==> design.v <==
module maze(clk, reset, start_i, row_i, action_o, coord_o);
    input clk,reset, start_i;
    input [15:0] row_i;
    output reg [1:0] action_o;
    output reg [5:0] coord_o;
    reg [1:0] map [64-1:0];
    reg [1:0] direction [64-1:0];
    (* fsm_encoding = "none" *) reg [1:0] state;
    reg [5:0] cnt;
    reg [5:0] START, END;
    reg [7:0] i;
    always @(posedge clk or posedge reset) begin
        if(reset) begin
            state <= 2'd0;
            action_o <= 2'b00;
        end
        else begin
            case (state)
                2'd0: begin
                   state <= start_i ? 2'd1 : 2'd0;
                   action_o <= start_i ? 2'b01 : 2'b00;
                   cnt <= 1'b0;
                   coord_o <= 6'b0; 
                end
                2'd1: begin
                    if(cnt!=8) begin
                        for(i = 0; i != 8; i = i + 1) begin
                            map[cnt + (i << 3)] <= row_i >> (14 - (i << 1)); 
                        end
                    end
                    else begin
                        START <= ((row_i[15:12]) << 3) + (row_i[11:8]);
                        END <= ((row_i[7:4]) << 3) + (row_i[3:0]);
                        state <= 2'd2;
                        action_o <= 2'b10;
                    end
                    cnt <= cnt + 1;
                end
                2'd2: begin
                    for (i = 0; i != 64; i = i + 1) begin
                        if(map[i] == 2'b11) begin
                            if(i < 56) begin
                                if(map[i+8] == 2'b00) begin
                                    map[i+8] <= 2'b11;
                                    direction[i+8] <= 2'b10;
                                end
                                if(map[i+8] == 2'b10) begin
                                    direction[i+8] <= 2'b10;
                                    state <= 2'd3;
                                    action_o <= 2'b11;
                                    coord_o  <= START;
                                end
                            end
                            if(i > 7) begin
                                if(map[i-8] == 2'b00) begin
                                    map[i-8] <= 2'b11;
                                    direction[i-8] <= 2'b11;
                                end
                                if(map[i-8] == 2'b10) begin
                                    direction[i-8] <= 2'b11;
                                    state <= 2'd3;
                                    action_o <= 2'b11;
                                    coord_o  <= START;
                                end
                            end
                            if(i[2:0] != 0) begin
                                if(map[i-1] == 2'b00) begin
                                    map[i-1] <= 2'b11;
                                    direction[i-1] <= 2'b01;
                                end
                                if(map[i-1] == 2'b10) begin
                                    direction[i-1] <= 2'b01;
                                    state <= 2'd3;
                                    action_o <= 2'b11;
                                    coord_o  <= START;
                                end
                            end
                            if(i[2:0] != 7) begin
                                if(map[i+1] == 2'b00) begin
                                    map[i+1] <= 2'b11;
                                    direction[i+1] <= 2'b00;
                                end
                                if(map[i+1] == 2'b10) begin
                                    direction[i+1] <= 2'b00;
                                    state <= 2'd3;
                                    action_o <= 2'b11;
                                    coord_o  <= START;
                                end
                            end
                            map[i] <= 2'b01;
                        end
                    end
                end
                2'd3: begin
                    if(coord_o != END) begin
                        if(direction[coord_o] == 2'b00) begin
                            coord_o <= coord_o - 1;
                        end
                        else if(direction[coord_o] == 2'b01) begin
                            coord_o <= coord_o + 1;
                        end
                        else if(direction[coord_o] == 2'b10) begin
                            coord_o <= coord_o - 8;
                        end
                        else if(direction[coord_o] == 2'b11) begin
                            coord_o <= coord_o + 8;
                        end
                    end
                    else begin
                        action_o <= 2'b00;
                        state <= 2'd0;
                    end
                end
                default: begin
                end
            endcase
        end
    end
endmodule
==> run.sh <==
#!/bin/bash
# the make line also repeats each setting of config.mk as NAME=value (left out here)
make -C /OpenROAD-flow-scripts/flow DESIGN_CONFIG=/design/flow/config.mk WORK_HOME=/design/flow/orfs CLKGATE_MAP_FILE= finish
==> config.mk <==
export PLATFORM = sky130hd
export DESIGN_NAME = maze
export DESIGN_NICKNAME = maze
export VERILOG_FILES = /design/flow/design.v
export SDC_FILE = /design/flow/constraint.sdc
export NUM_CORES = 4
export LEC_CHECK = 0
export CAP_MARGIN = 20
export CORE_MARGIN = 2
export CORE_UTILIZATION = 72
export CTS_CLUSTER_DIAMETER = 396
export CTS_CLUSTER_SIZE = 99
export SLEW_MARGIN = 20
==> constraint.sdc <==
create_clock -name core_clock -period 1.12 [get_ports {clk}]
set_input_delay 0.2240 -clock core_clock [delete_from_list [all_inputs] [get_ports {clk}]]
set_output_delay 0.2240 -clock core_clock [all_outputs]
set_load 0.01 [all_outputs]
==> metrics.yaml, run 1 <==
synthesis:
  synth_largest_type_area_fraction_pct: 30.1
  netlist-cell-type-count: 76
  ys_cells: 3735
  synth-seq-area-share_pct: 30.4
  synth.most_common_cell: "sky130_fd_sc_hd__nor2_1"
  ys.flops: 284
  synth_compound_gate_area_share_pct: 32.9
  ys_async_sr_fraction_pct: 1.41
  mux_area_share_pct: 6.80
  yosys-top-cells-count: "sky130_fd_sc_hd__nor2_1, sky130_fd_sc_hd__a21oi_1, sky130_fd_sc_hd__nand2_1"
  syn-mean-instance-area_um2: 7.49
  post_synth_tally_of_flip_flops_with_integrated_enable: 280
  ys_sh_simple_pct: 22.3
  largest_area_cell: "sky130_fd_sc_hd__edfxtp_1"
  post_synth_main_logic_family: "AND-OR/OR-AND gates"
  area_leaders: "sky130_fd_sc_hd__edfxtp_1, sky130_fd_sc_hd__a21oi_1, sky130_fd_sc_hd__nor2_1, sky130_fd_sc_hd__a211oi_1, sky130_fd_sc_hd__mux2i_1"
  fp_nets: 3775
  synth_cells: 3735
  synth.yosys.warnings: 3
  synth-adder-area-share_pct: 0.939
  post_synth_xor_area_fraction_pct: 0.590
  synth-area-yosys_um2: 28000
  cell_area_after_technology_mapping_um2: 28000
  ff_type: "sky130_fd_sc_hd__edfxtp_1"
status:
  run_status: "did not finish"
  last-stage-reached: "detailed placement (3_5_place_dp)"
  first-error: "[ERROR DPL-0038] Utilization greater than 100%, impossible to legalize"
floorplan:
  row_count: 72
  design.core.area_um2: 38500
  die-width_um: 201
  io_pins: 27
  floorplan.initialDensity_pct: 72.7
  floorplan.die.height_um: 201
  fp.dieArea_um2: 40400
placed_design:
  routabilityCongestion: 1.43
  port-buffer-count: 26
stage by stage:
step | TNS [ps] | total power [mW] | std cells | hold slack (ps) | setup WS, ps
after global placement | -551030 | 89.7 | 5268 | 478 | -2050
after floorplan | -531040 | 59.2 | 3735 | 30.1 | -1850
==> run 2, diff against run 1 <==
Settings changed: CORE_UTILIZATION 72 to 55, CTS_CLUSTER_DIAMETER 396 to default, CTS_CLUSTER_SIZE 99 to default.
Clock period 1.12 ns to 3.02 ns, I/O delays scaled along.
==> run 2 against run 1 <==
Now fails the layout checks on negative setup slack. Synthesized area stayed put. Synthesized cell count did not move. Die size grew 30%.
==> metrics.yaml, run 2 <==
synthesis:
  synth.yosys.warnings: 3
  synth-adder-area-share_pct: 0.939
  cell_area_after_technology_mapping_um2: 28000
  ys.flops: 284
  synth_compound_gate_area_share_pct: 32.9
  syn-mean-instance-area_um2: 7.49
  area_leaders: "sky130_fd_sc_hd__edfxtp_1, sky130_fd_sc_hd__a21oi_1, sky130_fd_sc_hd__nor2_1, sky130_fd_sc_hd__a211oi_1, sky130_fd_sc_hd__mux2i_1"
  post_synth_main_logic_family: "AND-OR/OR-AND gates"
  synth-area-yosys_um2: 28000
  mux_area_share_pct: 6.80
  ys_sh_simple_pct: 22.3
  synth_largest_type_area_fraction_pct: 30.1
  synth.most_common_cell: "sky130_fd_sc_hd__nor2_1"
  post_synth_xor_area_fraction_pct: 0.590
  yosys-top-cells-count: "sky130_fd_sc_hd__nor2_1, sky130_fd_sc_hd__a21oi_1, sky130_fd_sc_hd__nand2_1"
  post_synth_tally_of_flip_flops_with_integrated_enable: 280
  ys_async_sr_fraction_pct: 1.41
  ff_type: "sky130_fd_sc_hd__edfxtp_1"
  fp_nets: 3775
  largest_area_cell: "sky130_fd_sc_hd__edfxtp_1"
  synth_cells: 3735
  netlist-cell-type-count: 76
  ys_cells: 3735
  synth-seq-area-share_pct: 30.4
power_and_ir_drop:
  maxPowerGroup: "combinational logic"
  total_power_draw_mw: 36.0
  power_frac_comb_pct: 67.2
  power_sequential_mw: 7.42
  power_combinational_mw: 24.2
  power_switching_mw: 18.3
  power.switching_fraction_pct: 50.9
  seq_power_share_pct: 20.6
  clk-power_mw: 4.36
  power.clock.fraction_pct: 12.1
  powerDensity_nw_per_um2: 1030
  worst_ir_drop_vdd_v: 0.00210
  internal_power_mw: 17.7
  power.static_leakage_nw: 13.5
status:
  run_status: "failed layout checks"
  so.violations: "negative setup slack"
timing:
  setup_viol: 7
  clock-skew-final_ps: 29.0
  fin_crit_ps: 3190
  final_max_slew_viol_count: 0
  worst-slew-pin-transition_ps: 965
  final.setup.worst_slack_ps: -168
  final_min_period_over_clock_period_pct: 106
  maxClockFrequency_ghz: 0.314
  timing.slew.headroom_pct: 35.0
  timing_hold_violations_final: 0
  setup_repair_after_global_routing_missed_its_margin: "yes"
  fin_setup_tns_ps: -426
clock_network:
  cts.root.buffer_cell: "sky130_fd_sc_hd__clkbuf_16"
  clock.latency.late_pin_ps: 580
  cts_sinks: 284
  maximum_clock_path_buffer_count: 3
  cts_made_buffers: 36
  cts.reportedPaths.clkPinSlew_ps: 70
  tritoncts: "done"
  cts_htree_levels: 2
worst_hold_path:
  worst_hold_class: "in -> async"
route:
  drt_drc_violations_left: 0
  detail_route.vias_per_cell: 7.35
  firstDrtPassIters: 11
  drt-initial-drc-count: 7416
  via_count: 34700
  routed_wirelength_mm: 140
  post_drt_wl_per_cell_um: 29.7
  drtAntennaViolNets: 0
  diodes: 0
placed_design:
  port-buffer-count: 26
  place_inst: 4632
  dpl_cell_area_um2: 32400
  routabilityCongestion: 1.15
  hpwlAfterDp_mm: 102
  place_worst_setup_slack_ps: -293
worst_setup_path:
  cp_data_arrival_time_ps: 3520
  worstReg2RegEnd: "coord_o[3]$_DFFE_PP_"
  cp-endpoint: "coord_o[3]$_DFFE_PP_"
  r2r_start: "coord_o[1]$_DFFE_PP_"
  path_cells: "buf_6 -> ha_4 -> buf_12 -> mux2i_2 -> o21ai_1 -> a211oi_2 -> a221oi_4 -> or3_4 -> a41o_4 -> mux2i_4 -> a21o_1 -> a32o_1"
  r2r.worst_path.cells: 12
  cp_startpoint: "coord_o[1]$_DFFE_PP_"
  critPathTopFamily: "AND-OR/OR-AND gates"
  cp_slowest_stage_delay_ps: 450
  worst-setup-path-type: "reg -> reg"
  timing.critical_path.depth: 12
  crit_path_top_delay_cell: "sky130_fd_sc_hd__edfxtp_1"
  reg2reg_setup_slack_ps: -170
  critical_path_required_ps: 3350
  timing.critical_path.fanout_max: 14
  startpoint_class_of_the_critical_path: "flop"
  timing.critical_path.buf_inv: 2
  cp-end-kind: "flop"
global_route:
  grt_overflow: 0
  grt_first_pass_wirelength_mm: 202
  antenna_violations_before_repair: 2
  grt_usage_pct: 50.6
  first_global_vias: 31300
  grt_max_degree: 108
floorplan:
  floorplan.initialDensity_pct: 55.8
  row_count: 82
  die-width_um: 230
  design.core.area_um2: 50200
  fp.dieArea_um2: 52700
  floorplan.die.height_um: 230
  io_pins: 27
final_layout:
  num-fill-cells: 4081
  finish.instance_area_um2: 35000
  stdcell_count: 4726
  syn_to_final_growth_pct: 25.2
  final_net_count: 4071
run:
  cap_violations: 0
  log.warning_count: 45
-- run 2: layout make-up --
type	instances	area, um2	area share, %
Inverter	87	330	0.943
Sequential cell	284	8510	24.3
Timing Repair Buffer	610	5240	15.0
Tap cell	672	841	2.40
Clock inverter	19	198	0.564
Multi-Input combinational cell	3012	19000	54.2
Clock buffer	42	923	2.64
-- run 2: repair_timing --
action,CTS,global route
resized,37,199
endpoints found under the setup margin,34,128
setup buffers,7,22
hold buffers,0,0
pin swaps,20,74
gates cloned,2,2
-- run 2: per-stage QoR --
step                      util, %  hold slack (ps)
after floorplan                 -              384
after global placement       64.6              510
after detailed placement     64.6              550
after CTS                    67.4              439
after global routing         69.8              464
final                        69.8              471
-- run 2: metal layers --
metal	global-route usage, %	vias up	routed length, um
li1	-	14600	-
met1	67.2	15800	48700
met2	70.3	3560	55100
met3	20.2	792	26200
met4	26.5	2	10500
met5	0	-	13
==> run 3, diff against run 2 <==
Settings changed: CELL_PAD_IN_SITES_GLOBAL_PLACEMENT from default to 3, CORE_MARGIN 2 to 5, CORE_UTILIZATION 55 to 43, CTS_CLUSTER_DIAMETER from default to 230, CTS_CLUSTER_SIZE from default to 50, MAX_ROUTING_LAYER from default to met5, MIN_ROUTING_LAYER from default to met2, PLACE_DENSITY_LB_ADDON from default to 0.06, SETUP_SLACK_MARGIN from default to -0.16.
Clock period 3.02 ns to 3.56 ns, I/O delays scaled along.
==> run 3 against run 2 <==
The flow now stops in global placement without I/O (3_1_place_gp_skip_io). Die size is 33% higher. Synthesized area unchanged. Synthesized cell count stayed put.
==> metrics.yaml, run 3 <==
synthesis:
  ys.flops: 284
  mux_area_share_pct: 6.80
  cell_area_after_technology_mapping_um2: 28000
  netlist-cell-type-count: 76
  ys_sh_simple_pct: 22.3
  synth_compound_gate_area_share_pct: 32.9
  synth_cells: 3735
  syn-mean-instance-area_um2: 7.49
  largest_area_cell: "sky130_fd_sc_hd__edfxtp_1"
  synth-seq-area-share_pct: 30.4
  ys_cells: 3735
  synth_largest_type_area_fraction_pct: 30.1
  post_synth_xor_area_fraction_pct: 0.590
  fp_nets: 3775
  post_synth_tally_of_flip_flops_with_integrated_enable: 280
  area_leaders: "sky130_fd_sc_hd__edfxtp_1, sky130_fd_sc_hd__a21oi_1, sky130_fd_sc_hd__nor2_1, sky130_fd_sc_hd__a211oi_1, sky130_fd_sc_hd__mux2i_1"
  synth.most_common_cell: "sky130_fd_sc_hd__nor2_1"
  synth-adder-area-share_pct: 0.939
  yosys-top-cells-count: "sky130_fd_sc_hd__nor2_1, sky130_fd_sc_hd__a21oi_1, sky130_fd_sc_hd__nand2_1"
  synth.yosys.warnings: 3
  synth-area-yosys_um2: 28000
  post_synth_main_logic_family: "AND-OR/OR-AND gates"
  ys_async_sr_fraction_pct: 1.41
  ff_type: "sky130_fd_sc_hd__edfxtp_1"
floorplan:
  fp.dieArea_um2: 70300
  floorplan.die.height_um: 265
  row_count: 93
  floorplan.initialDensity_pct: 43.4
  die-width_um: 265
  design.core.area_um2: 64500
status:
  first-error: "[ERROR FLW-0024] Place density exceeds 1.0 (current PLACE_DENSITY_LB_ADDON =  0.06). Please check if the value of  PLACE_DENSITY_LB_ADDON is between 0 and 0.99."
  run_status: "did not finish"
  last-stage-reached: "global placement without I/O (3_1_place_gp_skip_io)"
==> run 4, diff against run 3 <==
Settings changed: CELL_PAD_IN_SITES_GLOBAL_PLACEMENT 3 to default, CORE_MARGIN 5 to 2, CORE_UTILIZATION 43 to 57, CTS_CLUSTER_DIAMETER 230 to default, CTS_CLUSTER_SIZE 50 to default, MAX_ROUTING_LAYER met5 to default, MIN_ROUTING_LAYER met2 to default, PLACE_DENSITY_LB_ADDON 0.06 to default, SETUP_SLACK_MARGIN -0.16 to default.
Clock period 3.56 ns to 1.12 ns, I/O delays scaled along.
==> run 4 against run 3 <==
Die size down 28%. Synthesized area unchanged. Synthesized cell count unchanged. The flow stops in global routing (5_1_grt).
==> metrics.yaml, run 4 <==
global_route:
  grt_usage_pct: 93.9
  grt_overflow: 1525
synthesis:
  post_synth_xor_area_fraction_pct: 0.590
  synth.most_common_cell: "sky130_fd_sc_hd__nor2_1"
  area_leaders: "sky130_fd_sc_hd__edfxtp_1, sky130_fd_sc_hd__a21oi_1, sky130_fd_sc_hd__nor2_1, sky130_fd_sc_hd__a211oi_1, sky130_fd_sc_hd__mux2i_1"
  synth-seq-area-share_pct: 30.4
  largest_area_cell: "sky130_fd_sc_hd__edfxtp_1"
  cell_area_after_technology_mapping_um2: 28000
  synth_cells: 3735
  synth_compound_gate_area_share_pct: 32.9
  synth_largest_type_area_fraction_pct: 30.1
  netlist-cell-type-count: 76
  synth.yosys.warnings: 3
  mux_area_share_pct: 6.80
  syn-mean-instance-area_um2: 7.49
  ys.flops: 284
  post_synth_main_logic_family: "AND-OR/OR-AND gates"
  post_synth_tally_of_flip_flops_with_integrated_enable: 280
  synth-area-yosys_um2: 28000
  synth-adder-area-share_pct: 0.939
  ys_cells: 3735
  ys_async_sr_fraction_pct: 1.41
  fp_nets: 3775
  ys_sh_simple_pct: 22.3
  yosys-top-cells-count: "sky130_fd_sc_hd__nor2_1, sky130_fd_sc_hd__a21oi_1, sky130_fd_sc_hd__nand2_1"
  ff_type: "sky130_fd_sc_hd__edfxtp_1"
placed_design:
  place_worst_setup_slack_ps: -2200
  routabilityCongestion: 1.25
  port-buffer-count: 26
  place_inst: 5366
  hpwlAfterDp_mm: 114
  dpl_cell_area_um2: 40600
status:
  run_status: "did not finish"
  last-stage-reached: "global routing (5_1_grt)"
  first-error: "[ERROR GRT-0232] Routing congestion too high. Check the congestion heatmap in the GUI."
floorplan:
  design.core.area_um2: 48600
  fp.dieArea_um2: 50900
  io_pins: 27
  floorplan.die.height_um: 226
  row_count: 81
  floorplan.initialDensity_pct: 57.5
  die-width_um: 226
clock_network:
  cts_made_buffers: 35
  cts_htree_levels: 2
  hold_buffers: 0
  cts.root.buffer_cell: "sky130_fd_sc_hd__clkbuf_16"
  cts_sinks: 284
  maximum_clock_path_buffer_count: 3
[run 4: stage by stage]
step                utilization, %  hold WS, ps
floorplan                        -         30.1
global placement              83.5          479
detailed placement            83.5          496
CTS                           91.1          128
[run 4: per-layer routing]
metal | overflow | track usage, %
met1 | 58 | 90.6
met2 | 919 | 107
met3 | 71 | 82.5
met4 | 459 | 101
met5 | 18 | 61.6
[run 4: timing repair]
action | 4_1_cts
resized | 387
pin swaps | 218
setup endpoints to repair | 559
buffers inserted | 107
endpoints found under the hold margin | 0
cloned | 7
==> run 5, diff against run 4 <==
Settings changed: ABC_AREA from default to 1, CORE_UTILIZATION 57 to 69, CTS_CLUSTER_DIAMETER from default to 28, PLACE_DENSITY_LB_ADDON from default to 0.29, SETUP_SLACK_MARGIN from default to 0.77.
Clock period 1.12 ns to 2.98 ns, I/O delays scaled along.
==> run 5 against run 4 <==
The flow again stops in global routing (5_1_grt). Synthesized cell count is 19% higher. Synthesized area about the same. Die size down 17%.
==> metrics.yaml, run 5 <==
status:
  run_status: "did not finish"
  last-stage-reached: "global routing (5_1_grt)"
  first-error: "[ERROR GRT-0116] Global routing finished with congestion. Check the congestion regions in the DRC Viewer."
floorplan:
  design.core.area_um2: 39800
  row_count: 73
  io_pins: 27
  floorplan.die.height_um: 205
  fp.dieArea_um2: 42200
  floorplan.initialDensity_pct: 70.2
  die-width_um: 205
synthesis:
  ys.flops: 284
  synth.most_common_cell: "sky130_fd_sc_hd__nand2_1"
  syn-mean-instance-area_um2: 6.29
  largest_area_cell: "sky130_fd_sc_hd__edfxtp_1"
  fp_nets: 4486
  netlist-cell-type-count: 51
  ys_sh_simple_pct: 27.8
  area_leaders: "sky130_fd_sc_hd__edfxtp_1, sky130_fd_sc_hd__nand2_1, sky130_fd_sc_hd__o21ai_0, sky130_fd_sc_hd__nor2_1, sky130_fd_sc_hd__a21oi_1"
  ys_async_sr_fraction_pct: 1.41
  synth-area-yosys_um2: 28000
  synth-adder-area-share_pct: 0.940
  ff_type: "sky130_fd_sc_hd__edfxtp_1"
  post_synth_tally_of_flip_flops_with_integrated_enable: 280
  synth-seq-area-share_pct: 30.4
  synth.yosys.warnings: 3
  mux_area_share_pct: 0.0358
  cell_area_after_technology_mapping_um2: 28000
  yosys-top-cells-count: "sky130_fd_sc_hd__nand2_1, sky130_fd_sc_hd__o21ai_0, sky130_fd_sc_hd__nor2_1"
  ys_cells: 4446
  synth_compound_gate_area_share_pct: 31.2
  post_synth_main_logic_family: "AND-OR/OR-AND gates"
  post_synth_xor_area_fraction_pct: 0.188
  synth_largest_type_area_fraction_pct: 30.1
  synth_cells: 4446
placed_design:
  routabilityCongestion: 1.24
  port-buffer-count: 26
  place_inst: 5088
  hpwlAfterDp_mm: 93.1
clock_network:
  cts_made_buffers: 70
  cts_sinks: 284
  hold_buffers: 0
  cts_htree_levels: 3
  maximum_clock_path_buffer_count: 3
  cts.root.buffer_cell: "sky130_fd_sc_hd__clkbuf_16"
global_route:
  grt_usage_pct: 94.1
  grt_overflow: 1339
## run 5: per-layer routing
metal / global-route usage, % / overflow
met2: 105 / 705
met5: 73.3 / 12
met4: 96.9 / 314
met3: 86.3 / 174
met1: 90.4 / 134
## run 5: stage by stage
step	setup slack (ps)	instance area [um2]
global placement	15.8	30900
CTS	283	35500
floorplan	349	28300
detailed placement	-68.1	30900
## run 5: timing repair
item | 4_1_cts
setup endpoints to repair | 329
cloned | 4
pin swaps | 100
resized | 391
hold endpoints to repair | 0
setup buffers | 125
==> run 6, diff against run 5 <==
Settings changed: ABC_AREA 1 to default, CAP_MARGIN 20 to 35, CELL_PAD_IN_SITES_DETAIL_PLACEMENT from default to 1, CORE_ASPECT_RATIO from default to 1.43, CORE_UTILIZATION 69 to 63, CTS_CLUSTER_DIAMETER 28 to default, GPL_ROUTABILITY_DRIVEN from default to 0, MIN_ROUTING_LAYER from default to met1, PLACE_DENSITY_LB_ADDON 0.29 to default, SETUP_SLACK_MARGIN 0.77 to 0.46, TNS_END_PERCENT from default to 75.
Clock period 2.98 ns to 3.7 ns, I/O delays scaled along.
==> run 6 against run 5 <==
The flow stops in clock tree synthesis (4_1_cts). Synthesized area is essentially flat. Synthesized cell count shrank 16%. Die size is 9.4% higher.
==> metrics.yaml, run 6 <==
status:
  run_status: "did not finish"
  last-stage-reached: "clock tree synthesis (4_1_cts)"
  first-error: "[ERROR DPL-0033] detailed placement checks failed during check placement."
synthesis:
  post_synth_main_logic_family: "AND-OR/OR-AND gates"
  post_synth_tally_of_flip_flops_with_integrated_enable: 280
  synth_cells: 3735
  fp_nets: 3775
  syn-mean-instance-area_um2: 7.49
  ys.flops: 284
  mux_area_share_pct: 6.80
  ys_sh_simple_pct: 22.3
  netlist-cell-type-count: 76
  ff_type: "sky130_fd_sc_hd__edfxtp_1"
  synth-seq-area-share_pct: 30.4
  synth.yosys.warnings: 3
  cell_area_after_technology_mapping_um2: 28000
  ys_cells: 3735
  synth_compound_gate_area_share_pct: 32.9
  largest_area_cell: "sky130_fd_sc_hd__edfxtp_1"
  area_leaders: "sky130_fd_sc_hd__edfxtp_1, sky130_fd_sc_hd__a21oi_1, sky130_fd_sc_hd__nor2_1, sky130_fd_sc_hd__a211oi_1, sky130_fd_sc_hd__mux2i_1"
  yosys-top-cells-count: "sky130_fd_sc_hd__nor2_1, sky130_fd_sc_hd__a21oi_1, sky130_fd_sc_hd__nand2_1"
  ys_async_sr_fraction_pct: 1.41
  synth-adder-area-share_pct: 0.939
  post_synth_xor_area_fraction_pct: 0.590
  synth_largest_type_area_fraction_pct: 30.1
  synth.most_common_cell: "sky130_fd_sc_hd__nor2_1"
  synth-area-yosys_um2: 28000
placed_design:
  hpwlAfterDp_mm: 115
  port-buffer-count: 26
floorplan:
  io_pins: 27
  floorplan.die.height_um: 256
  fp.dieArea_um2: 46100
  design.core.area_um2: 44000
  die-width_um: 180
  row_count: 92
  floorplan.initialDensity_pct: 63.6
-- run 6: through the flow --
step                      cell area (um2)  setup TNS, ps  setup slack, ps  utilization [%]  std cells
after floorplan                     28000              0              389                -       3735
after global placement              29400           -172            -57.6             66.9       4187
after detailed placement            29400           -662             -219             66.9       4188
==> run 7, diff against run 6 <==
Settings changed: ABC_AREA from default to 1, CAP_MARGIN 35 to 20, CELL_PAD_IN_SITES_GLOBAL_PLACEMENT from default to 2, GPL_TIMING_DRIVEN from default to 0, TNS_END_PERCENT 75 to 45.
==> run 7 against run 6 <==
The run fails in global placement without I/O (3_1_place_gp_skip_io). Synthesized cell count increased by 19%. Die size about the same. Synthesized area barely moved.
==> metrics.yaml, run 7 <==
status:
  run_status: "did not finish"
  last-stage-reached: "global placement without I/O (3_1_place_gp_skip_io)"
  first-error: "[ERROR GPL-0301] Utilization 131.927 % exceeds 100%."
floorplan:
  row_count: 92
  design.core.area_um2: 44000
  floorplan.initialDensity_pct: 63.6
  floorplan.die.height_um: 256
  fp.dieArea_um2: 46100
  die-width_um: 180
synthesis:
  synth.most_common_cell: "sky130_fd_sc_hd__nand2_1"
  netlist-cell-type-count: 51
  fp_nets: 4486
  largest_area_cell: "sky130_fd_sc_hd__edfxtp_1"
  ys_async_sr_fraction_pct: 1.41
  ys.flops: 284
  post_synth_tally_of_flip_flops_with_integrated_enable: 280
  post_synth_main_logic_family: "AND-OR/OR-AND gates"
  synth-adder-area-share_pct: 0.940
  cell_area_after_technology_mapping_um2: 28000
  synth_compound_gate_area_share_pct: 31.2
  ys_sh_simple_pct: 27.8
  synth-area-yosys_um2: 28000
  ys_cells: 4446
  synth_largest_type_area_fraction_pct: 30.1
  post_synth_xor_area_fraction_pct: 0.188
  synth.yosys.warnings: 3
  ff_type: "sky130_fd_sc_hd__edfxtp_1"
  syn-mean-instance-area_um2: 6.29
  area_leaders: "sky130_fd_sc_hd__edfxtp_1, sky130_fd_sc_hd__nand2_1, sky130_fd_sc_hd__o21ai_0, sky130_fd_sc_hd__nor2_1, sky130_fd_sc_hd__a21oi_1"
  yosys-top-cells-count: "sky130_fd_sc_hd__nand2_1, sky130_fd_sc_hd__o21ai_0, sky130_fd_sc_hd__nor2_1"
  synth-seq-area-share_pct: 30.4
  synth_cells: 4446
  mux_area_share_pct: 0.0358
==> run 8, diff against run 7 <==
Settings changed: CELL_PAD_IN_SITES_DETAIL_PLACEMENT 1 to default, CELL_PAD_IN_SITES_GLOBAL_PLACEMENT 2 to default, CORE_ASPECT_RATIO 1.43 to 1.03, CORE_UTILIZATION 63 to 69, CTS_CLUSTER_DIAMETER from default to 201, GPL_ROUTABILITY_DRIVEN 0 to default, GPL_TIMING_DRIVEN 0 to 1, MIN_ROUTING_LAYER met1 to default, PLACE_DENSITY_LB_ADDON from default to 0.19, SETUP_SLACK_MARGIN 0.46 to default, SLEW_MARGIN 20 to 40, TNS_END_PERCENT 45 to default.
Clock period 3.7 ns to 4.44 ns, I/O delays scaled along.
==> run 8 against run 7 <==
The run now finishes clean. Synthesized cell count is the same. Die size shrank 8.6%. Synthesized area is the same.
==> metrics.yaml, run 8 <==
synthesis:
  syn-mean-instance-area_um2: 6.29
  synth_largest_type_area_fraction_pct: 30.1
  synth_compound_gate_area_share_pct: 31.2
  ys.flops: 284
  synth-adder-area-share_pct: 0.940
  post_synth_xor_area_fraction_pct: 0.188
  synth-seq-area-share_pct: 30.4
  synth.yosys.warnings: 3
  yosys-top-cells-count: "sky130_fd_sc_hd__nand2_1, sky130_fd_sc_hd__o21ai_0, sky130_fd_sc_hd__nor2_1"
  synth.most_common_cell: "sky130_fd_sc_hd__nand2_1"
  mux_area_share_pct: 0.0358
  netlist-cell-type-count: 51
  fp_nets: 4486
  ff_type: "sky130_fd_sc_hd__edfxtp_1"
  ys_sh_simple_pct: 27.8
  synth-area-yosys_um2: 28000
  synth_cells: 4446
  ys_async_sr_fraction_pct: 1.41
  post_synth_main_logic_family: "AND-OR/OR-AND gates"
  cell_area_after_technology_mapping_um2: 28000
  largest_area_cell: "sky130_fd_sc_hd__edfxtp_1"
  ys_cells: 4446
  post_synth_tally_of_flip_flops_with_integrated_enable: 280
  area_leaders: "sky130_fd_sc_hd__edfxtp_1, sky130_fd_sc_hd__nand2_1, sky130_fd_sc_hd__o21ai_0, sky130_fd_sc_hd__nor2_1, sky130_fd_sc_hd__a21oi_1"
worst_setup_path:
  startpoint_class_of_the_critical_path: "flop"
  cp_data_arrival_time_ps: 4430
  r2r.worst_path.cells: 14
  timing.critical_path.depth: 14
  crit_path_top_delay_cell: "sky130_fd_sc_hd__edfxtp_1"
  cp_startpoint: "cnt[3]$_SDFFCE_PN0P_"
  cp-endpoint: "map[46][1]$_DFFE_PP_"
  worstReg2RegEnd: "map[46][1]$_DFFE_PP_"
  path_cells: "inv_2 -> ha_1 -> inv_1 -> nand2_1 -> nor2_1 -> inv_1 -> nor2_1 -> o22ai_1 -> nand2_1 -> inv_1 -> o22ai_1 -> a21oi_1 -> o211ai_1 -> o21ai_0"
  critical-path-top-cell-by-count: "sky130_fd_sc_hd__inv_1"
  cp-end-kind: "flop"
  critPathTopFamily: "simple AND/OR/NAND/NOR gates"
  timing.critical_path.fanout_max: 11
  reg2reg_setup_slack_ps: 340
  cp_slowest_stage_delay_ps: 630
  r2r_start: "cnt[3]$_SDFFCE_PN0P_"
  critical_path_required_ps: 4780
  worst-setup-path-type: "reg -> reg"
  timing.critical_path.buf_inv: 4
clock_network:
  cts_htree_levels: 1
  cts.reportedPaths.clkPinSlew_ps: 70
  tritoncts: "done"
  cts.root.buffer_cell: "sky130_fd_sc_hd__clkbuf_16"
  clock.latency.late_pin_ps: 630
  setup_buffers_after_cts: 0
  cts_sinks: 284
  cts_repair_resize_count: 0
  cts_made_buffers: 30
  maximum_clock_path_buffer_count: 3
  hold_buffers: 0
timing:
  timing_hold_violations_final: 0
  final_min_period_over_clock_period_pct: 92.3
  final.setup.worst_slack_ps: 342
  fin_setup_tns_ps: 0
  clock-skew-final_ps: 31.7
  maxClockFrequency_ghz: 0.244
  worst-slew-pin-transition_ps: 1020
  setup_repair_after_global_routing_missed_its_margin: "no"
  final_max_slew_viol_count: 0
  fin_crit_ps: 4100
  timing.slew.headroom_pct: 31.4
  setup_viol: 0
global_route:
  antenna_violations_before_repair: 5
  grt_overflow: 0
  grt_max_degree: 160
  grt_first_pass_wirelength_mm: 190
  first_global_vias: 31800
  grt_usage_pct: 58.9
power_and_ir_drop:
  power.switching_fraction_pct: 56.7
  power.static_leakage_nw: 12.7
  internal_power_mw: 9.01
  worst_ir_drop_vdd_v: 0.000403
  seq_power_share_pct: 25.2
  power_sequential_mw: 5.25
  power_frac_comb_pct: 62.0
  powerDensity_nw_per_um2: 698
  clk-power_mw: 2.66
  power.clock.fraction_pct: 12.8
  power_switching_mw: 11.8
  maxPowerGroup: "combinational logic"
  power_combinational_mw: 12.9
route:
  routed_wirelength_mm: 129
  via_count: 35800
  detail_route.vias_per_cell: 7.23
  drtAntennaViolNets: 0
  drt_drc_violations_left: 0
  firstDrtPassIters: 12
  post_drt_wl_per_cell_um: 26.0
  drt-initial-drc-count: 7618
worst_hold_path:
  whs_endpoint: "direction[51][0]$_DFFE_PP_"
  worst_hold_startpoint: "direction[51][0]$_DFFE_PP_"
  worst_hold_class: "reg -> reg"
  worst_hold_path_stage_count: 2
final_layout:
  stdcell_count: 4945
  final_net_count: 4425
  finish.instance_area_um2: 29800
  syn_to_final_growth_pct: 6.56
placed_design:
  place_worst_setup_slack_ps: 728
  port-buffer-count: 26
  dpl_cell_area_um2: 28800
  routabilityCongestion: 1.17
  hpwlAfterDp_mm: 90.6
  place_inst: 4885
floorplan:
  row_count: 74
  floorplan.die.height_um: 208
  design.core.area_um2: 39800
  fp.dieArea_um2: 42200
  die-width_um: 202
  io_pins: 27
  floorplan.initialDensity_pct: 70.2
run:
  log.warning_count: 41
  cap_violations: 0
status:
  run_status: "finished clean"
## run 8: routing by layer
layer  track usage (%)  part of all wire (%)  up-vias  wire length [um]
met4              42.7                    10       10             13500
met3              27.4                    20     1164             26100
met5                 0                  0.16        -               200
met2              81.1                    38     3901             48500
li1                  -                     -    15400                 -
met1              71.8                    31    15300             40400
## run 8: per-stage QoR
stage	hold slack, ps	utilization (%)	power [mW]
finish	581	74.8	20.8
global route	590	74.8	21.4
CTS	575	74.8	19.5
detailed placement	559	72.3	16.9
global placement	543	72.3	16.6
floorplan	512	-	12.6
## run 8: layout make-up
cell class / instances / area (um2)
Multi-Input combinational cell: 3482 / 16900
Fill cell: 3379 / 10000
Sequential cell: 284 / 8510
Inverter: 483 / 1820
Timing Repair Buffer: 104 / 911
Clock buffer: 34 / 787
Tap cell: 532 / 666
Clock inverter: 21 / 194
Antenna cell: 5 / 12.5
==> run 9, diff against run 8 <==
Settings changed: ABC_AREA 1 to default, CELL_PAD_IN_SITES_DETAIL_PLACEMENT from default to 1, CORE_ASPECT_RATIO 1.03 to default, CORE_UTILIZATION 69 to 63, CTS_CLUSTER_DIAMETER 201 to default, GPL_TIMING_DRIVEN 1 to default, HOLD_SLACK_MARGIN from default to 0.13, PLACE_DENSITY_LB_ADDON 0.19 to default, SLEW_MARGIN 40 to 20.
Clock period 4.44 ns to 3.7 ns, I/O delays scaled along.
==> run 9 against run 8 <==
The run now fails in clock tree synthesis (4_1_cts). Synthesized area about the same. Die size up 9.4%. Synthesized cell count down 16%.
==> metrics.yaml, run 9 <==
status:
  run_status: "did not finish"
  last-stage-reached: "clock tree synthesis (4_1_cts)"
  first-error: "[ERROR DPL-0033] detailed placement checks failed during check placement."
floorplan:
  fp.dieArea_um2: 46100
  design.core.area_um2: 44000
  floorplan.die.height_um: 215
  io_pins: 27
  row_count: 77
  die-width_um: 215
  floorplan.initialDensity_pct: 63.5
synthesis:
  ys.flops: 284
  post_synth_tally_of_flip_flops_with_integrated_enable: 280
  cell_area_after_technology_mapping_um2: 28000
  synth-area-yosys_um2: 28000
  synth_compound_gate_area_share_pct: 32.9
  largest_area_cell: "sky130_fd_sc_hd__edfxtp_1"
  ys_async_sr_fraction_pct: 1.41
  fp_nets: 3775
  ys_sh_simple_pct: 22.3
  synth-adder-area-share_pct: 0.939
  synth_cells: 3735
  synth-seq-area-share_pct: 30.4
  mux_area_share_pct: 6.80
  post_synth_xor_area_fraction_pct: 0.590
  yosys-top-cells-count: "sky130_fd_sc_hd__nor2_1, sky130_fd_sc_hd__a21oi_1, sky130_fd_sc_hd__nand2_1"
  ys_cells: 3735
  post_synth_main_logic_family: "AND-OR/OR-AND gates"
  synth.yosys.warnings: 3
  area_leaders: "sky130_fd_sc_hd__edfxtp_1, sky130_fd_sc_hd__a21oi_1, sky130_fd_sc_hd__nor2_1, sky130_fd_sc_hd__a211oi_1, sky130_fd_sc_hd__mux2i_1"
  ff_type: "sky130_fd_sc_hd__edfxtp_1"
  synth_largest_type_area_fraction_pct: 30.1
  synth.most_common_cell: "sky130_fd_sc_hd__nor2_1"
  syn-mean-instance-area_um2: 7.49
  netlist-cell-type-count: 76
placed_design:
  place_worst_setup_slack_ps: -239
  port-buffer-count: 26
  routabilityCongestion: 1.17
  dpl_cell_area_um2: 29500
  hpwlAfterDp_mm: 119
## run 9: metrics by stage
step	std cells	util, %	TNS (ps)
2_1_floorplan	3735	-	0
3_3_place_gp	4207	67.0	0
3_5_place_dp	4207	67.0	-683
==> run 10, diff against run 9 <==
Settings changed: ABC_AREA from default to 0, CELL_PAD_IN_SITES_DETAIL_PLACEMENT 1 to default, CORE_UTILIZATION 63 to 58, GPL_TIMING_DRIVEN from default to 1, HOLD_SLACK_MARGIN 0.13 to default, PLACE_DENSITY from default to 0.66, SETUP_SLACK_MARGIN from default to 0.38.
Clock period 3.7 ns to 4.97 ns, I/O delays scaled along.
==> run 10 against run 9 <==
The run now finishes clean. Die size rose by 8.5%. Synthesized cell count did not move. Synthesized area did not move.
==> metrics.yaml, run 10 <==
timing:
  timing_hold_violations_final: 0
  timing.slew.headroom_pct: 15.3
  final_max_slew_viol_count: 0
  worst-slew-pin-transition_ps: 1270
  clock-skew-final_ps: 28.0
  setup_viol: 0
  fin_crit_ps: 4110
  fin_setup_tns_ps: 0
  final.setup.worst_slack_ps: 863
  maxClockFrequency_ghz: 0.243
  final_min_period_over_clock_period_pct: 82.6
  setup_repair_after_global_routing_missed_its_margin: "no"
worst_setup_path:
  crit_path_top_delay_cell: "sky130_fd_sc_hd__o31ai_1"
  critical_path_required_ps: 5180
  r2r.worst_path.cells: 10
  reg2reg_setup_slack_ps: 860
  timing.critical_path.buf_inv: 2
  worst-setup-path-type: "reg -> reg"
  timing.critical_path.fanout_max: 16
  worstReg2RegEnd: "coord_o[0]$_DFFE_PP_"
  timing.critical_path.depth: 10
  cp_startpoint: "coord_o[0]$_DFFE_PP_"
  cp-end-kind: "flop"
  path_cells: "inv_1 -> ha_1 -> buf_4 -> a221oi_1 -> a211oi_1 -> a311oi_1 -> a31oi_1 -> o31ai_1 -> a41oi_1 -> a21boi_0"
  cp_data_arrival_time_ps: 4320
  critPathTopFamily: "AND-OR/OR-AND gates"
  cp_slowest_stage_delay_ps: 540
  cp-endpoint: "coord_o[0]$_DFFE_PP_"
  r2r_start: "coord_o[0]$_DFFE_PP_"
  startpoint_class_of_the_critical_path: "flop"
floorplan:
  die-width_um: 224
  floorplan.initialDensity_pct: 58.7
  floorplan.die.height_um: 224
  design.core.area_um2: 47600
  row_count: 80
  io_pins: 27
  fp.dieArea_um2: 50000
synthesis:
  area_leaders: "sky130_fd_sc_hd__edfxtp_1, sky130_fd_sc_hd__a21oi_1, sky130_fd_sc_hd__nor2_1, sky130_fd_sc_hd__a211oi_1, sky130_fd_sc_hd__mux2i_1"
  ys_sh_simple_pct: 22.3
  synth-seq-area-share_pct: 30.4
  synth_largest_type_area_fraction_pct: 30.1
  cell_area_after_technology_mapping_um2: 28000
  mux_area_share_pct: 6.80
  ys_async_sr_fraction_pct: 1.41
  ys_cells: 3735
  post_synth_tally_of_flip_flops_with_integrated_enable: 280
  synth.yosys.warnings: 3
  ys.flops: 284
  synth.most_common_cell: "sky130_fd_sc_hd__nor2_1"
  synth_compound_gate_area_share_pct: 32.9
  synth_cells: 3735
  largest_area_cell: "sky130_fd_sc_hd__edfxtp_1"
  ff_type: "sky130_fd_sc_hd__edfxtp_1"
  post_synth_xor_area_fraction_pct: 0.590
  post_synth_main_logic_family: "AND-OR/OR-AND gates"
  syn-mean-instance-area_um2: 7.49
  yosys-top-cells-count: "sky130_fd_sc_hd__nor2_1, sky130_fd_sc_hd__a21oi_1, sky130_fd_sc_hd__nand2_1"
  synth-adder-area-share_pct: 0.939
  fp_nets: 3775
  netlist-cell-type-count: 76
  synth-area-yosys_um2: 28000
final_layout:
  syn_to_final_growth_pct: 6.12
  final_net_count: 3595
  stdcell_count: 4201
  mi_logic_area_um2: 17800
  ff_latch_area_um2: 8510
  num-fill-cells: 4213
global_route:
  grt_overflow: 0
  antenna_violations_before_repair: 6
  grt_max_degree: 225
  grt_first_pass_wirelength_mm: 194
  grt_usage_pct: 51.5
  first_global_vias: 29500
power_and_ir_drop:
  clk-power_mw: 2.72
  power_combinational_mw: 10.6
  worst_ir_drop_vdd_v: 0.000512
  internal_power_mw: 8.67
  power_sequential_mw: 5.24
  power.static_leakage_nw: 10.8
  power_switching_mw: 9.93
  maxPowerGroup: "combinational logic"
  power_frac_comb_pct: 57.2
  seq_power_share_pct: 28.2
  powerDensity_nw_per_um2: 627
  power.switching_fraction_pct: 53.4
  power.clock.fraction_pct: 14.6
clock_network:
  setup_buffers_after_cts: 0
  clock.latency.late_pin_ps: 580
  tritoncts: "done"
  cts.reportedPaths.clkPinSlew_ps: 60
  cts_htree_levels: 2
  cts_made_buffers: 37
  cts_sinks: 284
  hold_buffers: 0
  cts.root.buffer_cell: "sky130_fd_sc_hd__clkbuf_16"
  maximum_clock_path_buffer_count: 3
  cts_repair_resize_count: 0
route:
  drt_drc_violations_left: 0
  drt-initial-drc-count: 7094
  drtAntennaViolNets: 0
  routed_wirelength_mm: 133
  wl_met1_mm: 46.6
  via_count: 33100
  met3_length_mm: 25.0
  met2WireLength_mm: 51.6
  post_drt_wl_per_cell_um: 31.7
  firstDrtPassIters: 10
  detail_route.vias_per_cell: 7.88
  route.top_layer_used: "met5"
placed_design:
  place_inst: 4130
  port-buffer-count: 26
  hpwlAfterDp_mm: 96.0
  routabilityCongestion: 1.08
  place_worst_setup_slack_ps: 1010
status:
  run_status: "finished clean"
worst_hold_path:
  worst_hold_class: "reg -> reg"
  whs_endpoint: "action_o[0]$_DFFE_PP0P_"
  worst_hold_path_stage_count: 1
  worst_hold_startpoint: "action_o[0]$_DFFE_PP0P_"
run:
  log.warning_count: 43
  cap_violations: 0
## run 10: area by class of cell
class | instances | share of cell area, %
Sequential cell | 284 | 28.7
Multi-Input combinational cell | 3012 | 60.0
Tap cell | 615 | 2.59
Clock buffer | 45 | 3.36
Timing Repair Buffer | 133 | 3.64
Antenna cell | 3 | 0.0253
Clock inverter | 22 | 0.598
Inverter | 87 | 1.10
## run 10: through the flow
| step | cell area [um2] | util [%] | hold slack [ps] | total power [mW] |
|---|---|---|---|---|
| after floorplan | 28000 | - | 531 | 11.2 |
| after global placement | 28500 | 59.8 | 475 | 14.8 |
| after detailed placement | 28500 | 59.8 | 499 | 15.0 |
| after CTS | 29700 | 62.3 | 512 | 17.7 |
| after global routing | 29700 | 62.3 | 547 | 19.0 |
| final | 29700 | 62.3 | 513 | 18.6 |
## run 10: per-layer routing
| metal | vias up | track usage (%) |
|---|---|---|
| li1 | 13700 | - |
| met1 | 15200 | 68.5 |
| met2 | 3378 | 72.3 |
| met3 | 769 | 20.5 |
| met4 | 6 | 25.3 |
| met5 | - | 0 |
==> run 11, diff against run 10 <==
Settings changed: ABC_AREA 0 to 1, CORE_UTILIZATION 58 to 65, CTS_CLUSTER_DIAMETER from default to 398, CTS_CLUSTER_SIZE from default to 99, GPL_TIMING_DRIVEN 1 to default, PLACE_DENSITY 0.66 to 0.83, SETUP_SLACK_MARGIN 0.38 to default, TNS_END_PERCENT from default to 10.
Clock period 4.97 ns to 2.02 ns, I/O delays scaled along.
==> run 11 against run 10 <==
The run now fails in global routing (5_1_grt). Die size decreased by 11%. Synthesized area about the same. Synthesized cell count up 19%.
==> metrics.yaml, run 11 <==
placed_design:
  hpwlAfterDp_mm: 124
  dpl_cell_area_um2: 38100
  place_worst_setup_slack_ps: -973
  place_inst: 6007
  routabilityCongestion: 1.34
  port-buffer-count: 26
synthesis:
  largest_area_cell: "sky130_fd_sc_hd__edfxtp_1"
  ys_async_sr_fraction_pct: 1.41
  area_leaders: "sky130_fd_sc_hd__edfxtp_1, sky130_fd_sc_hd__nand2_1, sky130_fd_sc_hd__o21ai_0, sky130_fd_sc_hd__nor2_1, sky130_fd_sc_hd__a21oi_1"
  synth-area-yosys_um2: 28000
  ys_cells: 4446
  ff_type: "sky130_fd_sc_hd__edfxtp_1"
  cell_area_after_technology_mapping_um2: 28000
  ys.flops: 284
  ys_sh_simple_pct: 27.8
  syn-mean-instance-area_um2: 6.29
  synth_cells: 4446
  post_synth_xor_area_fraction_pct: 0.188
  synth.most_common_cell: "sky130_fd_sc_hd__nand2_1"
  post_synth_main_logic_family: "AND-OR/OR-AND gates"
  netlist-cell-type-count: 51
  mux_area_share_pct: 0.0358
  synth-adder-area-share_pct: 0.940
  yosys-top-cells-count: "sky130_fd_sc_hd__nand2_1, sky130_fd_sc_hd__o21ai_0, sky130_fd_sc_hd__nor2_1"
  fp_nets: 4486
  post_synth_tally_of_flip_flops_with_integrated_enable: 280
  synth-seq-area-share_pct: 30.4
  synth_compound_gate_area_share_pct: 31.2
  synth_largest_type_area_fraction_pct: 30.1
  synth.yosys.warnings: 3
floorplan:
  floorplan.initialDensity_pct: 66.2
  fp.dieArea_um2: 44700
  floorplan.die.height_um: 211
  design.core.area_um2: 42200
  die-width_um: 211
  row_count: 75
  io_pins: 27
status:
  run_status: "did not finish"
  first-error: "[ERROR GRT-0116] Global routing finished with congestion. Check the congestion regions in the DRC Viewer."
  last-stage-reached: "global routing (5_1_grt)"
clock_network:
  cts.root.buffer_cell: "sky130_fd_sc_hd__clkbuf_16"
  cts_sinks: 284
  cts_htree_levels: 1
  maximum_clock_path_buffer_count: 3
  cts_made_buffers: 6
global_route:
  grt_overflow: 2714
  grt_usage_pct: 99.9
## run 11: repair_timing
item | 4_1_cts
setup endpoints to repair | 304
pin swaps | 126
hold buffers | 0
buffers inserted | 49
gates resized | 450
cloned | 1
## run 11: metrics by stage
step	util (%)	power [mW]	TNS (ps)
2_1_floorplan	-	27.9	-101500
3_3_place_gp	90.2	46.7	-161300
3_5_place_dp	90.2	49.2	-188880
4_1_cts	94.4	55.3	-157330
## run 11: layer usage
layer	global-route usage, %	GRT overflow
met1	91.3	114
met2	118	1733
met3	86.4	134
met4	111	716
met5	75.0	17
==> run 12, diff against run 11 <==
Settings changed: ABC_AREA 1 to 0, CTS_CLUSTER_DIAMETER 398 to default, CTS_CLUSTER_SIZE 99 to default, GPL_TIMING_DRIVEN from default to 1, MAX_ROUTING_LAYER from default to met4, PLACE_DENSITY 0.83 to default, TNS_END_PERCENT 10 to default.
Clock period 2.02 ns to 3.0 ns, I/O delays scaled along.
==> run 12 against run 11 <==
Synthesized cell count down 16%. Synthesized area about the same. Now fails the layout checks on negative setup slack. Die size is essentially flat.
==> metrics.yaml, run 12 <==
power_and_ir_drop:
  worst_ir_drop_vdd_v: 0.00106
  seq_power_share_pct: 20.3
  power.static_leakage_nw: 13.7
  maxPowerGroup: "combinational logic"
  power_sequential_mw: 7.54
  internal_power_mw: 18.0
  power_switching_mw: 19.2
  power.switching_fraction_pct: 51.7
  power.clock.fraction_pct: 12.1
  power_frac_comb_pct: 67.6
  powerDensity_nw_per_um2: 1050
  power_combinational_mw: 25.2
  clk-power_mw: 4.51
synthesis:
  fp_nets: 3775
  synth-area-yosys_um2: 28000
  ys_sh_simple_pct: 22.3
  largest_area_cell: "sky130_fd_sc_hd__edfxtp_1"
  synth_cells: 3735
  mux_area_share_pct: 6.80
  synth.most_common_cell: "sky130_fd_sc_hd__nor2_1"
  syn-mean-instance-area_um2: 7.49
  post_synth_xor_area_fraction_pct: 0.590
  ys_async_sr_fraction_pct: 1.41
  synth_compound_gate_area_share_pct: 32.9
  synth-seq-area-share_pct: 30.4
  cell_area_after_technology_mapping_um2: 28000
  post_synth_tally_of_flip_flops_with_integrated_enable: 280
  post_synth_main_logic_family: "AND-OR/OR-AND gates"
  netlist-cell-type-count: 76
  ys_cells: 3735
  area_leaders: "sky130_fd_sc_hd__edfxtp_1, sky130_fd_sc_hd__a21oi_1, sky130_fd_sc_hd__nor2_1, sky130_fd_sc_hd__a211oi_1, sky130_fd_sc_hd__mux2i_1"
  yosys-top-cells-count: "sky130_fd_sc_hd__nor2_1, sky130_fd_sc_hd__a21oi_1, sky130_fd_sc_hd__nand2_1"
  ys.flops: 284
  synth_largest_type_area_fraction_pct: 30.1
  synth.yosys.warnings: 3
  ff_type: "sky130_fd_sc_hd__edfxtp_1"
  synth-adder-area-share_pct: 0.939
timing:
  final_max_slew_viol_count: 0
  setup_repair_after_global_routing_missed_its_margin: "yes"
  worst-slew-pin-transition_ps: 955
  fin_setup_tns_ps: -10180
  timing.slew.headroom_pct: 36.1
  timing_hold_violations_final: 0
  clock-skew-final_ps: 37.4
  fin_crit_ps: 4180
  setup_viol: 26
  maxClockFrequency_ghz: 0.239
  final_min_period_over_clock_period_pct: 139
  final.setup.worst_slack_ps: -1180
route:
  drt_drc_violations_left: 0
  post_drt_wl_per_cell_um: 30.6
  via_count: 37000
  drt-initial-drc-count: 9626
  drtAntennaViolNets: 0
  firstDrtPassIters: 23
  routed_wirelength_mm: 141
  detail_route.vias_per_cell: 8.01
worst_setup_path:
  crit_path_top_delay_cell: "sky130_fd_sc_hd__o31ai_4"
  cp-endpoint: "coord_o[4]$_DFFE_PP_"
  reg2reg_setup_slack_ps: -1180
  cp_slowest_stage_delay_ps: 670
  r2r_start: "coord_o[1]$_DFFE_PP_"
  startpoint_class_of_the_critical_path: "flop"
  path_cells: "buf_6 -> ha_4 -> buf_4 -> a221oi_2 -> a211oi_1 -> a311oi_1 -> a31oi_1 -> o31ai_4 -> a41oi_2 -> buf_6 -> a32oi_2 -> nand2_1"
  critical_path_required_ps: 3330
  timing.critical_path.buf_inv: 3
  critical-path-top-cell-by-count: "sky130_fd_sc_hd__buf_6"
  cp_startpoint: "coord_o[1]$_DFFE_PP_"
  timing.critical_path.fanout_max: 11
  worst-setup-path-type: "reg -> reg"
  critPathTopFamily: "AND-OR/OR-AND gates"
  cp_data_arrival_time_ps: 4510
  cp-end-kind: "flop"
  timing.critical_path.depth: 12
  r2r.worst_path.cells: 12
  worstReg2RegEnd: "coord_o[4]$_DFFE_PP_"
global_route:
  antenna_violations_before_repair: 14
  first_global_vias: 32300
  grt_usage_pct: 60.3
  grt_first_pass_wirelength_mm: 198
  grt_overflow: 0
  grt_max_degree: 92
floorplan:
  row_count: 76
  io_pins: 27
  floorplan.die.height_um: 211
  die-width_um: 211
  design.core.area_um2: 42800
  floorplan.initialDensity_pct: 65.4
  fp.dieArea_um2: 44700
placed_design:
  hpwlAfterDp_mm: 94.5
  port-buffer-count: 26
  routabilityCongestion: 1.25
  place_inst: 4473
clock_network:
  maximum_clock_path_buffer_count: 3
  cts_made_buffers: 35
  cts_sinks: 284
  tritoncts: "done"
  cts_htree_levels: 2
  cts.reportedPaths.clkPinSlew_ps: 60
  cts.root.buffer_cell: "sky130_fd_sc_hd__clkbuf_16"
  clock.latency.late_pin_ps: 600
  hold_buffers: 0
run:
  log.warning_count: 43
  cap_violations: 0
final_layout:
  stdcell_count: 4619
  final_net_count: 4074
  num-fill-cells: 2683
  syn_to_final_growth_pct: 26.5
worst_hold_path:
  worst_hold_class: "in -> async"
status:
  so.violations: "negative setup slack"
  run_status: "failed layout checks"
-- run 12: per-layer routing --
metal / wire (um) / track usage (%) / vias to the layer above
met2: 52200 / 77.5 / 4410
met1: 45700 / 72.7 / 16500
met4: 13600 / 34.4 / 0
met3: 29900 / 34.5 / 1445
li1: - / - / 14700
met5: 0 / - / -
-- run 12: what timing repair did --
action | 4_1_cts | 5_1_grt
pin swaps | 10 | 99
resized | 44 | 263
setup buffers | 8 | 57
endpoints found under the setup margin | 21 | 119
cloned | 0 | 6
-- run 12: final cells by class --
class | count | area, um2 | share of cell area (%)
Inverter | 87 | 330 | 0.933
Tap cell | 546 | 683 | 1.93
Clock buffer | 41 | 898 | 2.54
Clock inverter | 20 | 273 | 0.771
Multi-Input combinational cell | 3012 | 19300 | 54.5
Timing Repair Buffer | 614 | 5390 | 15.2
Sequential cell | 284 | 8510 | 24.0
Antenna cell | 15 | 37.5 | 0.106
-- run 12: per-stage QoR --
step	worst slack [ps]	total power [mW]	utilization (%)	hold WS (ps)	cell area, um2
finish	-1180	37.2	82.7	402	35400
global route	-1270	37.6	82.7	400	35400
CTS	-22.7	32.4	78.5	377	33600
detailed placement	-246	27.4	75.1	494	32100
global placement	-126	26.9	75.1	477	32100
floorplan	-90.8	18.9	-	380	28200
==> run 13, diff against run 12 <==
Settings changed: CORE_UTILIZATION 65 to 72, MAX_ROUTING_LAYER met4 to default, PLACE_DENSITY_LB_ADDON from default to 0.19, SETUP_SLACK_MARGIN from default to 1.01.
Clock period 3.0 ns to 3.46 ns, I/O delays scaled along.
==> run 13 against run 12 <==
Die size down 9.5%. Synthesized area unchanged. Synthesized cell count unchanged. The run now fails in global routing (5_1_grt).
==> metrics.yaml, run 13 <==
status:
  run_status: "did not finish"
  last-stage-reached: "global routing (5_1_grt)"
  first-error: "[ERROR GRT-0116] Global routing finished with congestion. Check the congestion regions in the DRC Viewer."
synthesis:
  ys.flops: 284
  post_synth_tally_of_flip_flops_with_integrated_enable: 280
  ff_type: "sky130_fd_sc_hd__edfxtp_1"
  fp_nets: 3775
  post_synth_main_logic_family: "AND-OR/OR-AND gates"
  synth_compound_gate_area_share_pct: 32.9
  post_synth_xor_area_fraction_pct: 0.590
  ys_cells: 3735
  synth.yosys.warnings: 3
  area_leaders: "sky130_fd_sc_hd__edfxtp_1, sky130_fd_sc_hd__a21oi_1, sky130_fd_sc_hd__nor2_1, sky130_fd_sc_hd__a211oi_1, sky130_fd_sc_hd__mux2i_1"
  synth-area-yosys_um2: 28000
  syn-mean-instance-area_um2: 7.49
  yosys-top-cells-count: "sky130_fd_sc_hd__nor2_1, sky130_fd_sc_hd__a21oi_1, sky130_fd_sc_hd__nand2_1"
  synth-seq-area-share_pct: 30.4
  synth_largest_type_area_fraction_pct: 30.1
  synth.most_common_cell: "sky130_fd_sc_hd__nor2_1"
  ys_sh_simple_pct: 22.3
  netlist-cell-type-count: 76
  cell_area_after_technology_mapping_um2: 28000
  ys_async_sr_fraction_pct: 1.41
  synth_cells: 3735
  largest_area_cell: "sky130_fd_sc_hd__edfxtp_1"
  synth-adder-area-share_pct: 0.939
  mux_area_share_pct: 6.80
clock_network:
  hold_buffers: 0
  maximum_clock_path_buffer_count: 3
  cts_made_buffers: 35
  cts.root.buffer_cell: "sky130_fd_sc_hd__clkbuf_16"
  cts_htree_levels: 2
  cts_sinks: 284
floorplan:
  design.core.area_um2: 38500
  fp.dieArea_um2: 40400
  row_count: 72
  die-width_um: 201
  floorplan.initialDensity_pct: 72.7
  io_pins: 27
  floorplan.die.height_um: 201
placed_design:
  port-buffer-count: 26
  hpwlAfterDp_mm: 86.9
  routabilityCongestion: 1.24
  place_inst: 4105
  place_worst_setup_slack_ps: 135
global_route:
  grt_usage_pct: 86.3
  grt_overflow: 408
==> run 13: stage by stage <==
step | hold slack [ps] | area [um2]
after detailed placement | 488 | 30200
after floorplan | 472 | 29500
after global placement | 486 | 30200
after CTS | 519 | 36000
==> run 13: timing repair <==
action	4_1_cts
setup endpoints to repair	285
resized	396
pin swaps	256
setup buffers	321
gates cloned	15
hold endpoints to repair	0
==> run 13: per-layer routing <==
metal  GRT usage, %  overflow
met4           88.3       184
met5           43.9         5
met3           73.3        17
met2           97.9       191
met1           87.8        11
==> run 14, diff against run 13 <==
Settings changed: ABC_AREA 0 to 1, CORE_UTILIZATION 72 to 69, CTS_CLUSTER_DIAMETER from default to 30, GPL_TIMING_DRIVEN 1 to default, PLACE_DENSITY_LB_ADDON 0.19 to default, SETUP_SLACK_MARGIN 1.01 to 0.77.
Clock period 3.46 ns to 2.98 ns, I/O delays scaled along.
==> run 14 against run 13 <==
The run again fails in global routing (5_1_grt). Synthesized cell count rose by 19%. Synthesized area is essentially flat. Die size rose by 4.2%.
==> metrics.yaml, run 14 <==
synthesis:
  synth_compound_gate_area_share_pct: 31.2
  post_synth_main_logic_family: "AND-OR/OR-AND gates"
  cell_area_after_technology_mapping_um2: 28000
  synth.most_common_cell: "sky130_fd_sc_hd__nand2_1"
  yosys-top-cells-count: "sky130_fd_sc_hd__nand2_1, sky130_fd_sc_hd__o21ai_0, sky130_fd_sc_hd__nor2_1"
  synth-area-yosys_um2: 28000
  fp_nets: 4486
  ys_sh_simple_pct: 27.8
  area_leaders: "sky130_fd_sc_hd__edfxtp_1, sky130_fd_sc_hd__nand2_1, sky130_fd_sc_hd__o21ai_0, sky130_fd_sc_hd__nor2_1, sky130_fd_sc_hd__a21oi_1"
  ys_async_sr_fraction_pct: 1.41
  post_synth_xor_area_fraction_pct: 0.188
  netlist-cell-type-count: 51
  synth_cells: 4446
  synth-seq-area-share_pct: 30.4
  ys_cells: 4446
  syn-mean-instance-area_um2: 6.29
  ys.flops: 284
  largest_area_cell: "sky130_fd_sc_hd__edfxtp_1"
  synth.yosys.warnings: 3
  synth-adder-area-share_pct: 0.940
  post_synth_tally_of_flip_flops_with_integrated_enable: 280
  mux_area_share_pct: 0.0358
  synth_largest_type_area_fraction_pct: 30.1
  ff_type: "sky130_fd_sc_hd__edfxtp_1"
clock_network:
  cts_htree_levels: 3
  cts.root.buffer_cell: "sky130_fd_sc_hd__clkbuf_16"
  cts_made_buffers: 69
  maximum_clock_path_buffer_count: 3
  hold_buffers: 0
  cts_sinks: 284
floorplan:
  fp.dieArea_um2: 42200
  design.core.area_um2: 39800
  floorplan.initialDensity_pct: 70.2
  die-width_um: 205
  io_pins: 27
  row_count: 73
  floorplan.die.height_um: 205
placed_design:
  port-buffer-count: 26
  hpwlAfterDp_mm: 96.1
  dpl_cell_area_um2: 31400
  routabilityCongestion: 1.32
  place_inst: 5143
status:
  last-stage-reached: "global routing (5_1_grt)"
  first-error: "[ERROR GRT-0116] Global routing finished with congestion. Check the congestion regions in the DRC Viewer."
  run_status: "did not finish"
global_route:
  grt_usage_pct: 99.2
  grt_overflow: 3413
-- run 14: through the flow --
stage / TNS, ps / hold WS [ps] / total power [mW] / setup WS, ps / util (%)
2_1_floorplan: 0 / 362 / 19.1 / 349 / -
3_3_place_gp: -33.5 / 574 / 26.8 / -33.5 / 78.8
3_5_place_dp: -44.6 / 574 / 27.3 / -44.6 / 78.8
4_1_cts: 0 / 427 / 39.1 / 261 / 90.3
-- run 14: repair_timing --
| action | 4_1_cts |
|---|---|
| gates cloned | 3 |
| endpoints found under the setup margin | 293 |
| gates resized | 421 |
| endpoints found under the hold margin | 0 |
| pin swaps | 108 |
| setup buffers | 114 |
-- run 14: per-layer routing --
metal / track usage [%] / GRT overflow
met4: 84.2 / 356
met2: 103 / 868
met5: 93.3 / 111
met1: 103 / 1253
met3: 97.9 / 825
==> run 15, diff against run 14 <==
Settings changed: ABC_AREA 1 to default, CORE_UTILIZATION 69 to 47, CTS_CLUSTER_DIAMETER 30 to default, GPL_ROUTABILITY_DRIVEN from default to 0, PLACE_DENSITY_LB_ADDON from default to 0.07, SETUP_SLACK_MARGIN 0.77 to default, TNS_END_PERCENT from default to 100.
Clock period 2.98 ns to 3.63 ns, I/O delays scaled along.
==> run 15 against run 14 <==
Die size increased by 46%. Synthesized cell count shrank 16%. The run now finishes clean. Synthesized area barely moved.
==> metrics.yaml, run 15 <==
power_and_ir_drop:
  power.clock.fraction_pct: 15.1
  power.switching_fraction_pct: 51.9
  clk-power_mw: 4.01
  power_combinational_mw: 15.9
  power_switching_mw: 13.7
  power_frac_comb_pct: 59.9
  maxPowerGroup: "combinational logic"
  power_sequential_mw: 6.62
  worst_ir_drop_vdd_v: 0.000750
  powerDensity_nw_per_um2: 850
  seq_power_share_pct: 25.0
  internal_power_mw: 12.8
  power.static_leakage_nw: 11.5
global_route:
  grt_max_degree: 119
  first_global_vias: 28900
  grt_usage_pct: 42.4
  grt_first_pass_wirelength_mm: 194
  antenna_violations_before_repair: 4
  grt_overflow: 0
placed_design:
  place_inst: 4405
  place_worst_setup_slack_ps: 62.9
  port-buffer-count: 26
  hpwlAfterDp_mm: 95.7
worst_setup_path:
  timing.critical_path.depth: 10
  timing.critical_path.buf_inv: 2
  path_cells: "inv_1 -> ha_1 -> buf_12 -> a221oi_1 -> a211oi_1 -> a311oi_1 -> a31oi_1 -> o31ai_1 -> a41oi_1 -> a21boi_1"
  startpoint_class_of_the_critical_path: "flop"
  cp-endpoint: "coord_o[1]$_DFFE_PP_"
  cp-end-kind: "flop"
  cp_slowest_stage_delay_ps: 480
  worstReg2RegEnd: "coord_o[1]$_DFFE_PP_"
  cp_data_arrival_time_ps: 3740
  critical_path_required_ps: 3880
  reg2reg_setup_slack_ps: 140
  r2r.worst_path.cells: 10
  critPathTopFamily: "AND-OR/OR-AND gates"
  crit_path_top_delay_cell: "sky130_fd_sc_hd__o31ai_1"
  worst-setup-path-type: "reg -> reg"
  r2r_start: "coord_o[0]$_DFFE_PP_"
  timing.critical_path.fanout_max: 29
  cp_startpoint: "coord_o[0]$_DFFE_PP_"
synthesis:
  synth.yosys.warnings: 3
  synth-adder-area-share_pct: 0.939
  ys.flops: 284
  post_synth_xor_area_fraction_pct: 0.590
  largest_area_cell: "sky130_fd_sc_hd__edfxtp_1"
  synth_compound_gate_area_share_pct: 32.9
  netlist-cell-type-count: 76
  cell_area_after_technology_mapping_um2: 28000
  post_synth_main_logic_family: "AND-OR/OR-AND gates"
  synth_cells: 3735
  ys_sh_simple_pct: 22.3
  post_synth_tally_of_flip_flops_with_integrated_enable: 280
  mux_area_share_pct: 6.80
  ff_type: "sky130_fd_sc_hd__edfxtp_1"
  ys_async_sr_fraction_pct: 1.41
  yosys-top-cells-count: "sky130_fd_sc_hd__nor2_1, sky130_fd_sc_hd__a21oi_1, sky130_fd_sc_hd__nand2_1"
  fp_nets: 3775
  area_leaders: "sky130_fd_sc_hd__edfxtp_1, sky130_fd_sc_hd__a21oi_1, sky130_fd_sc_hd__nor2_1, sky130_fd_sc_hd__a211oi_1, sky130_fd_sc_hd__mux2i_1"
  synth-seq-area-share_pct: 30.4
  synth_largest_type_area_fraction_pct: 30.1
  synth-area-yosys_um2: 28000
  synth.most_common_cell: "sky130_fd_sc_hd__nor2_1"
  syn-mean-instance-area_um2: 7.49
  ys_cells: 3735
route:
  routed_wirelength_mm: 134
  firstDrtPassIters: 9
  post_drt_wl_per_cell_um: 29.8
  diodes: 0
  via_count: 32300
  detail_route.vias_per_cell: 7.22
  drtAntennaViolNets: 0
  drt_drc_violations_left: 0
  drt-initial-drc-count: 5784
timing:
  timing.slew.headroom_pct: 27.4
  final_min_period_over_clock_period_pct: 96.3
  clock-skew-final_ps: 32.5
  final.setup.worst_slack_ps: 135
  fin_crit_ps: 3490
  fin_setup_tns_ps: 0
  timing_hold_violations_final: 0
  final_max_slew_viol_count: 0
  maxClockFrequency_ghz: 0.286
  worst-slew-pin-transition_ps: 1090
  setup_viol: 0
  setup_repair_after_global_routing_missed_its_margin: "no"
clock_network:
  clock.latency.late_pin_ps: 600
  maximum_clock_path_buffer_count: 3
  hold_buffers: 0
  tritoncts: "done"
  cts_sinks: 284
  cts_htree_levels: 2
  cts.root.buffer_cell: "sky130_fd_sc_hd__clkbuf_16"
  cts.reportedPaths.clkPinSlew_ps: 60
  cts_made_buffers: 39
  setup_buffers_after_cts: 0
final_layout:
  syn_to_final_growth_pct: 11.5
  stdcell_count: 4473
  final_net_count: 3713
  layout.core_utilization_pct: 53.0
floorplan:
  row_count: 89
  io_pins: 27
  fp.dieArea_um2: 61500
  floorplan.die.height_um: 248
  design.core.area_um2: 58900
  die-width_um: 248
  floorplan.initialDensity_pct: 47.5
worst_hold_path:
  worst_hold_class: "in -> async"
run:
  log.warning_count: 40
  cap_violations: 0
status:
  run_status: "finished clean"
==> run 15: timing repair <==
item	4_1_cts	5_1_grt
hold endpoints to repair	0	0
endpoints found under the setup margin	0	16
gates resized	0	13
==> run 15: metal layers <==
layer | part of all wire [%] | vias up | GRT usage [%]
met4 | 6.2 | 0 | 20.9
met1 | 39 | 14900 | 59.5
met2 | 38 | 2847 | 56.6
met5 | 0 | - | 0
met3 | 17 | 574 | 15.5
li1 | - | 13900 | -
==> run 15: layout make-up <==
| type | count | area, um2 |
|---|---|---|
| sequential | 284 | 8510 |
| fill | 5606 | 27700 |
| clock buffer | 46 | 1010 |
| tap | 773 | 967 |
| multi-input combinational | 3012 | 17900 |
| timing repair buffer | 249 | 2250 |
| clock inverter | 22 | 273 |
| inverter | 87 | 327 |
==> run 15: per-stage QoR <==
step | power [mW] | cell area, um2 | hold WS, ps
floorplan | 15.4 | 28000 | 506
global placement | 21.2 | 29900 | 480
detailed placement | 21.4 | 29900 | 511
CTS | 25.4 | 31200 | 503
global route | 27.4 | 31200 | 539
finish | 26.5 | 31200 | 517
Power figures rest on the tool's default switching activity, not on a simulated workload.
